==> flow/design.v (excerpt) <==
module mult_unsigned #(
		parameter WIDTHA = 16,
		parameter WIDTHB = 24,
		parameter PIPELINE_DEPTH = 4
)
(
	input clk,rst,
	input [WIDTHA -1 :0] A,
	input [WIDTHB -1 :0] B,
	output [WIDTHA + WIDTHB - 1:0] result
);
Size: ~1,700 cells after synthesis, ~200 flip-flops, about 0.018 mm2 of cells after synthesis.
Settings: LEC_CHECK=0, CAP_MARGIN=20, CELL_PAD_IN_SITES_GLOBAL_PLACEMENT=3, CORE_ASPECT_RATIO=1.05, CORE_MARGIN=2, CORE_UTILIZATION=40, CTS_CLUSTER_DIAMETER=314, GPL_TIMING_DRIVEN=0, MAX_ROUTING_LAYER=met4, MIN_ROUTING_LAYER=met2, PLACE_DENSITY_LB_ADDON=0.13, SLEW_MARGIN=15; clock period 8.0 ns.
run.sh (not shown) runs the stock make flow with config.mk's settings and CLKGATE_MAP_FILE=.
==> next run, changes <==
CELL_PAD_IN_SITES_GLOBAL_PLACEMENT = 1   (was 3)
CORE_UTILIZATION = 44   (was 40)
CTS_CLUSTER_SIZE = 36   (was unset)
HOLD_SLACK_MARGIN = 0.2   (was unset)
PLACE_DENSITY_LB_ADDON = unset   (was 0.13)
clock period = 4.47 ns   (was 8.0 ns; I/O delays follow)
Result:
- With this change the flow finished with setup timing left
- utilization increases by 11 points
- first-iteration DRC count increases by a quarter to a third
- critical path depth increases by 2
- clock skew increases by 0.0094 ns
- worst hold slack got worse by 0.011 ns
- setup slack got worse by 2.5 ns
- global-route usage increases by 3.9 points
- via count increases by a few percent
- sequential cell count is unchanged
- die area decreases by a little under a tenth
==> next run, changes <==
CELL_PAD_IN_SITES_GLOBAL_PLACEMENT = unset   (was 1)
CORE_ASPECT_RATIO = unset   (was 1.05)
CORE_UTILIZATION = 40   (was 44)
CTS_CLUSTER_DIAMETER = unset   (was 314)
CTS_CLUSTER_SIZE = unset   (was 36)
GPL_TIMING_DRIVEN = unset   (was 0)
HOLD_SLACK_MARGIN = unset   (was 0.2)
MAX_ROUTING_LAYER = unset   (was met4)
MIN_ROUTING_LAYER = unset   (was met2)
SLEW_MARGIN = 20   (was 15)
clock period = 8.0 ns   (was 4.47 ns; I/O delays follow)
Outcome: With this change the flow finished with timing, DRC and antenna clean. Design area went down by about 12%. Setup slack improved by 3.2 ns. Hold slack improved by 0.0096 ns. Synthesized area does not change. Global-route usage went down by 22 points. Final cell count went down by 5.8%. Sequential share of layout area went up by 3.0 points. Sequential cell count stays the same.
==> next run, changes <==
CORE_UTILIZATION = 65   (was 40)
clock period = 5.44 ns   (was 8.0 ns; I/O delays follow)
=>
- The new run completed, yet does not pass: setup timing
- final area goes up by 13%
- routed wire length is higher by 15%
- final cell count decreases by 1.5%
- register-to-register slack loses 2.0 ns
- count of clock-buffer cells in the layout falls by 2
- die size falls by 38%
- first-iteration DRC count is higher by 48%
- critical path depth rises by 3
==> next run, changes <==
ABC_AREA = 1   (was unset)
CORE_UTILIZATION = 72   (was 65)
PLACE_DENSITY_LB_ADDON = 0.28   (was unset)
clock period = 5.33 ns   (was 5.44 ns; I/O delays follow)
Outcome: The new run produced a layout that fails on setup timing; cell area came out higher by 2.5%; global-route usage went up by 8.0 points; wire length came out higher by 30%; die size is lower by 5.0%; sequential cell count does not change.
==> next run, changes <==
CTS_CLUSTER_SIZE = 39   (was unset)
clock period = 4.85 ns   (was 5.33 ns; I/O delays follow)
This time the run died in global routing (GRT-0232).
Synthesized cell count stays the same.
Synthesized area is unchanged.
Die area stays the same.

* * *

Setup of run A:
Starting RTL as in the previous note.
==> flow/config.mk <==
export PLATFORM = sky130hd
export DESIGN_NAME = mult_unsigned
export DESIGN_NICKNAME = mult_unsigned
export VERILOG_FILES = /design/flow/design.v
export SDC_FILE = /design/flow/constraint.sdc
export NUM_CORES = 4
export LEC_CHECK = 0
export CAP_MARGIN = 20
export CELL_PAD_IN_SITES_GLOBAL_PLACEMENT = 0
export CORE_MARGIN = 2
export CORE_UTILIZATION = 72
export CTS_CLUSTER_SIZE = 96
export MIN_ROUTING_LAYER = met1
export PLACE_DENSITY = 0.67
export SETUP_SLACK_MARGIN = 0.09
export SLEW_MARGIN = 10
export TNS_END_PERCENT = 50
==> flow/constraint.sdc <==
create_clock -name core_clock -period 5.95 [get_ports {clk}]
set_input_delay 1.1900 -clock core_clock [delete_from_list [all_inputs] [get_ports {clk}]]
set_output_delay 1.1900 -clock core_clock [all_outputs]
set_load 0.01 [all_outputs]
Final checks on run A, whose flow otherwise completed, came back failing, citing setup timing.
Here is what was changed in the inputs of run B compared with run A.
# run A
export LEC_CHECK = 0
export CAP_MARGIN = 20
export CELL_PAD_IN_SITES_GLOBAL_PLACEMENT = 0
export CORE_MARGIN = 2
export CORE_UTILIZATION = 72
export CTS_CLUSTER_SIZE = 96
export MIN_ROUTING_LAYER = met1
export PLACE_DENSITY = 0.67
export SETUP_SLACK_MARGIN = 0.09
export SLEW_MARGIN = 10
export TNS_END_PERCENT = 50
create_clock -name core_clock -period 5.95 [get_ports {clk}]
# run B
export LEC_CHECK = 0
export CAP_MARGIN = 20
export CORE_MARGIN = 2
export CORE_UTILIZATION = 64
export SLEW_MARGIN = 20
create_clock -name core_clock -period 5.33 [get_ports {clk}]
## What came out
Status run B: flow complete, layout not clean - setup timing
For the flip-flop and latch share of the layout cell area, run B came in 0.52 points lower than run A did.
Fraction of area in non-clock buffers: run B vs run A up 1.2 points
Run B ends up with higher number of fillers in the final layout than run A does.
On clock-cell share of area, the lower figure sits with run B, not run A.
Delta (run B minus run A): worst reg-to-reg path cell count climbed 2, routed wire length has decreased, core utilization shows a reduction of 7.5 points.
The area added between synthesis and finish in run B sits 2.7 points above the value recorded for run A.
#### Input delta (run C over run B)
# run B
export LEC_CHECK = 0
export CAP_MARGIN = 20
export CORE_MARGIN = 2
export CORE_UTILIZATION = 64
export SLEW_MARGIN = 20
create_clock -name core_clock -period 5.33 [get_ports {clk}]
# run C
export LEC_CHECK = 0
export CAP_MARGIN = 20
export CORE_MARGIN = 2
export CORE_UTILIZATION = 72
export MAX_ROUTING_LAYER = met4
export SLEW_MARGIN = 20
create_clock -name core_clock -period 7.4 [get_ports {clk}]
Results
- Run C went all the way through synthesis, placement and routing and the layout is clean on timing, DRC and antenna.
- Compared with run B, core region area in run C decreased by more than 10%.
- Summary — critical path depth, run C relative to run B: lower, by 8.7%.
- Changes observed in run C relative to run B: non-clock buffer count shows a reduction of about 70%, final sum of negative setup slack shows an increase of 6020 ps, register bit total from synthesis shows no meaningful change.
- Looking at capture point of the worst path, the M[0][33] result is from run B; the M[0][38] one comes from run C.
Modified inputs, run D compared to run C
# run C
export LEC_CHECK = 0
export CAP_MARGIN = 20
export CORE_MARGIN = 2
export CORE_UTILIZATION = 72
export MAX_ROUTING_LAYER = met4
export SLEW_MARGIN = 20
create_clock -name core_clock -period 7.4 [get_ports {clk}]
# run D
export LEC_CHECK = 0
export ABC_AREA = 1
export CAP_MARGIN = 20
export CORE_MARGIN = 2
export CORE_UTILIZATION = 72
export CTS_CLUSTER_SIZE = 74
export PLACE_DENSITY = 0.36
export SLEW_MARGIN = 20
create_clock -name core_clock -period 5.44 [get_ports {clk}]
### Flow results
Status run D: flow complete, layout not clean - setup timing. Run D against run C: transition time of the tightest slew-check pin lost 200 ps; sum of negative setup slack saw a decrease. First element of the critical path = rB[15]: run D; first element of the critical path = rA[2]: run C.
The following lists how run E was set up differently from run D:
# run D
export LEC_CHECK = 0
export ABC_AREA = 1
export CAP_MARGIN = 20
export CORE_MARGIN = 2
export CORE_UTILIZATION = 72
export CTS_CLUSTER_SIZE = 74
export PLACE_DENSITY = 0.36
export SLEW_MARGIN = 20
create_clock -name core_clock -period 5.44 [get_ports {clk}]
# run E
export LEC_CHECK = 0
export ABC_AREA = 1
export CAP_MARGIN = 20
export CORE_MARGIN = 2
export CORE_UTILIZATION = 72
export PLACE_DENSITY = 0.78
export SETUP_SLACK_MARGIN = 1.28
export SLEW_MARGIN = 20
create_clock -name core_clock -period 4.41 [get_ports {clk}]
[summary]
The remaining runs in run D and run E completed every stage, whereas run E halted early. Completing all stages was not enough for run D: its layout failed the final checks because of setup timing. Half-perimeter wire length after detailed placement, run E vs run D: up by a few percent. Going from run D to run E, number of instances in the placed design increased by 1.7% relative to the old numbers; floorplan net count closely matched the old numbers; port buffer count closely matched the old numbers; die area closely matched the old numbers.
